Setup of v11:
## alu_top
module alu_top (
    input             clk,
    input      [7:0]  a,
    input      [7:0]  b,
    input      [3:0]  sel,
    output reg [15:0] out
);
Size in the first run: ~1400 cells after synthesis, about 11000 µm² of cells after synthesis.
make LEC_CHECK=0 CAP_MARGIN=15 CELL_PAD_IN_SITES_GLOBAL_PLACEMENT=3 CORE_ASPECT_RATIO=0.79 CORE_MARGIN=2 CORE_UTILIZATION=40 CTS_CLUSTER_DIAMETER=391 GPL_TIMING_DRIVEN=0 PLACE_DENSITY=0.43 SETUP_SLACK_MARGIN=2.94 SLEW_MARGIN=40 TNS_END_PERCENT=10 finish   # period 19.3 ns
run.sh (not shown) runs the stock make flow with config.mk's settings and CLKGATE_MAP_FILE=.
v11 completed end to end; final checks failed (setup timing).
Inputs modified between v11 and v5:
- CORE_ASPECT_RATIO: 0.79 -> unset
- SETUP_SLACK_MARGIN: 2.94 -> unset
- GPL_TIMING_DRIVEN: 0 -> unset
- PLACE_DENSITY: 0.43 -> unset
- SLEW_MARGIN: 40 -> 20
- CORE_UTILIZATION: 40 -> 72
- CELL_PAD_IN_SITES_GLOBAL_PLACEMENT: 3 -> unset
- TNS_END_PERCENT: 10 -> 5
- CAP_MARGIN: 15 -> 20
- the clock period (ns, I/O delays scaled along): 19.3 -> 17.3
==> results <==
When v5 is measured against v11, its overall die width turns out 33% lower. Diff v5..v11 | fraction of the mapped netlist area in compound gates | unchanged. [v5] initial core utilization rose 32 points relative to v11. The number of synthesized flops with an enable pin on v5 is in line with that on v11. v5 did not make it past detailed placement (3_5_place_dp), where a tool error ended it. v11 → v5: core region area lower; final estimated routing congestion in global placement climbed 18%; overall die area went down by about 44%.
## Diff of input files: v58 against v5
- TNS_END_PERCENT no longer set, was 5
- CORE_UTILIZATION now 40, was 72
- CTS_CLUSTER_DIAMETER no longer set, was 391
- the clock period (ns, I/O delays scaled along) now 32.0, was 17.3
==> comparison <==
- Core outline area (v58 vs. v5) increases by more than half
- v58: flow completed, timing, DRC and antenna clean
- v5 -> v58: post-synth area from yosys stat delta 0, exact match
- In terms of area share of xor/xnor cells in the synthesized design, v5 and v58 differ only marginally.
- Delta (v58 minus v5): number of placement rows increased 15; fraction of registers with async set or reset after synthesis essentially unchanged; pre-placement core utilization decreased 32 points.
- Changes observed in v58 relative to v5: number of synthesized register bits was more or less identical, die size now larger, global placer's final weighted congestion lost 7.5%, floorplan die height grew by 33%, die outline width saw an increase.
### v58 -> v48
- an added CTS_CLUSTER_SIZE of 51
- an added CORE_ASPECT_RATIO of 1.14
- an added PLACE_DENSITY_LB_ADDON of 0.02
- an added MAX_ROUTING_LAYER of met4
- an added MIN_ROUTING_LAYER of met1
- an added CELL_PAD_IN_SITES_DETAIL_PLACEMENT of 1
Findings:
- v48 gives more worst hold slack than v58 did.
- The via count reported for v48 is higher than the one for v58.
- Sort v48 and v58 by setup slack, descending, and v58 comes first.
- Final cell area: v48 above v58
- v58 → v48: combinational cell area excluding buffers and inverters was more or less identical.
- On detailed placement HPWL, the lower figure sits with v58, not v48.

## run 1
The RTL this note starts from:
==> flow/design.v <==
module alu_top (
    input             clk,
    input      [7:0]  a,
    input      [7:0]  b,
    input      [3:0]  sel,
    output reg [15:0] out
);
    reg  [7:0]  a_q, b_q;
    reg  [3:0]  sel_q;
    wire [15:0] alu_out;
    always @(posedge clk) begin
        a_q   <= a;
        b_q   <= b;
        sel_q <= sel;
        out   <= alu_out;
    end
    alu u_alu (.a(a_q), .b(b_q), .sel(sel_q), .out(alu_out));
endmodule

`timescale 1ns / 1ps
module alu(
    input [7:0] a,b,
    input [3:0] sel,
    output reg [15:0] out
    );
    always@(*)
        begin
            case(sel)
                4'b0000 : out=a+b;
                4'b0001 : out=a+1;
                4'b0010 : out=a-b;
                4'b0011 : out=a*b;
                4'b0100 : out=(b==0) ? 16'd0 : a/b;
                4'b0101 : out=(b==0) ? 16'd0 : a%b;
                4'b0110 : out=a&b;
                4'b0111 : out=a|b;
                4'b1000 : out=~(a&b);
                4'b1001 : out=~(a|b);
                4'b1010 : out=a^b;
                default: out=0;
            endcase        
        end    
endmodule
Settings: LEC_CHECK=0, CAP_MARGIN=15, CELL_PAD_IN_SITES_GLOBAL_PLACEMENT=3, CORE_ASPECT_RATIO=0.79, CORE_MARGIN=2, CORE_UTILIZATION=40, PLACE_DENSITY=0.43, SETUP_SLACK_MARGIN=2.94, SLEW_MARGIN=40, TNS_END_PERCENT=10; clock period 19.3 ns.
Run 1 ran in full, but the layout does not pass; the checks complain about setup timing.
[inputs] run 2 vs run 1
Settings: TNS_END_PERCENT: 10 -> 5; CORE_UTILIZATION: 40 -> 65; PLACE_DENSITY: 0.43 -> unset; CTS_CLUSTER_DIAMETER: unset -> 26; CELL_PAD_IN_SITES_GLOBAL_PLACEMENT: 3 -> 0; the clock period (ns, I/O delays scaled along): 19.3 -> 15.8.
==> results <==
- Starting utilization of the core area in run 2 is 25 points above run 1.
- Going from run 1 to run 2, final weighted congestion in routability-driven placement has increased.
- Synthesized cell area came out exactly the same in run 1 and run 2.
- Cmp run 2 vs run 1: cell area after placement lower in run 2
- Run 2 improves on run 1 in die area.
- Number of core rows for run 2: 11 down relative to run 1
- Run 2 never completed, since it errored out during 4_1_cts.
- Reported for run 1 and run 2, number of buffers added on ports turned out identical to the last digit.
#### Input delta (run 3 over run 2)
Settings: a change of SLEW_MARGIN from 40 to 20; a deleted CELL_PAD_IN_SITES_GLOBAL_PLACEMENT that had been 0; a change of CAP_MARGIN from 15 to 20; a deleted CORE_ASPECT_RATIO that had been 0.79; a deleted SETUP_SLACK_MARGIN that had been 2.94; a deleted TNS_END_PERCENT that had been 5; a change of CORE_UTILIZATION from 65 to 40; a deleted CTS_CLUSTER_DIAMETER that had been 26; a change of the clock period (ns, I/O delays scaled along) from 15.8 to 30.6.
==> results <==
Run 3 ran to completion and came out clean on the timing, design-rule and antenna checks. NOTE: floorplan die width in run 3 exceeds that of run 2. Diff run 2 -> run 3: vertical extent of the die up 49 um, HPWL reported at the end of detailed placement lower, die area climbed 60%.
## Diff of input files: run 4 against run 3
Settings: CTS_CLUSTER_DIAMETER: unset -> 395; TNS_END_PERCENT: unset -> 10; CTS_CLUSTER_SIZE: unset -> 100; the clock period (ns, I/O delays scaled along): 30.6 -> 32.0.
## What came out
In the flow results for run 3 and run 4, the setup slack is larger on run 4.
Summary of run 4 over run 3: worst-skew pair later-pin latency did not really move.
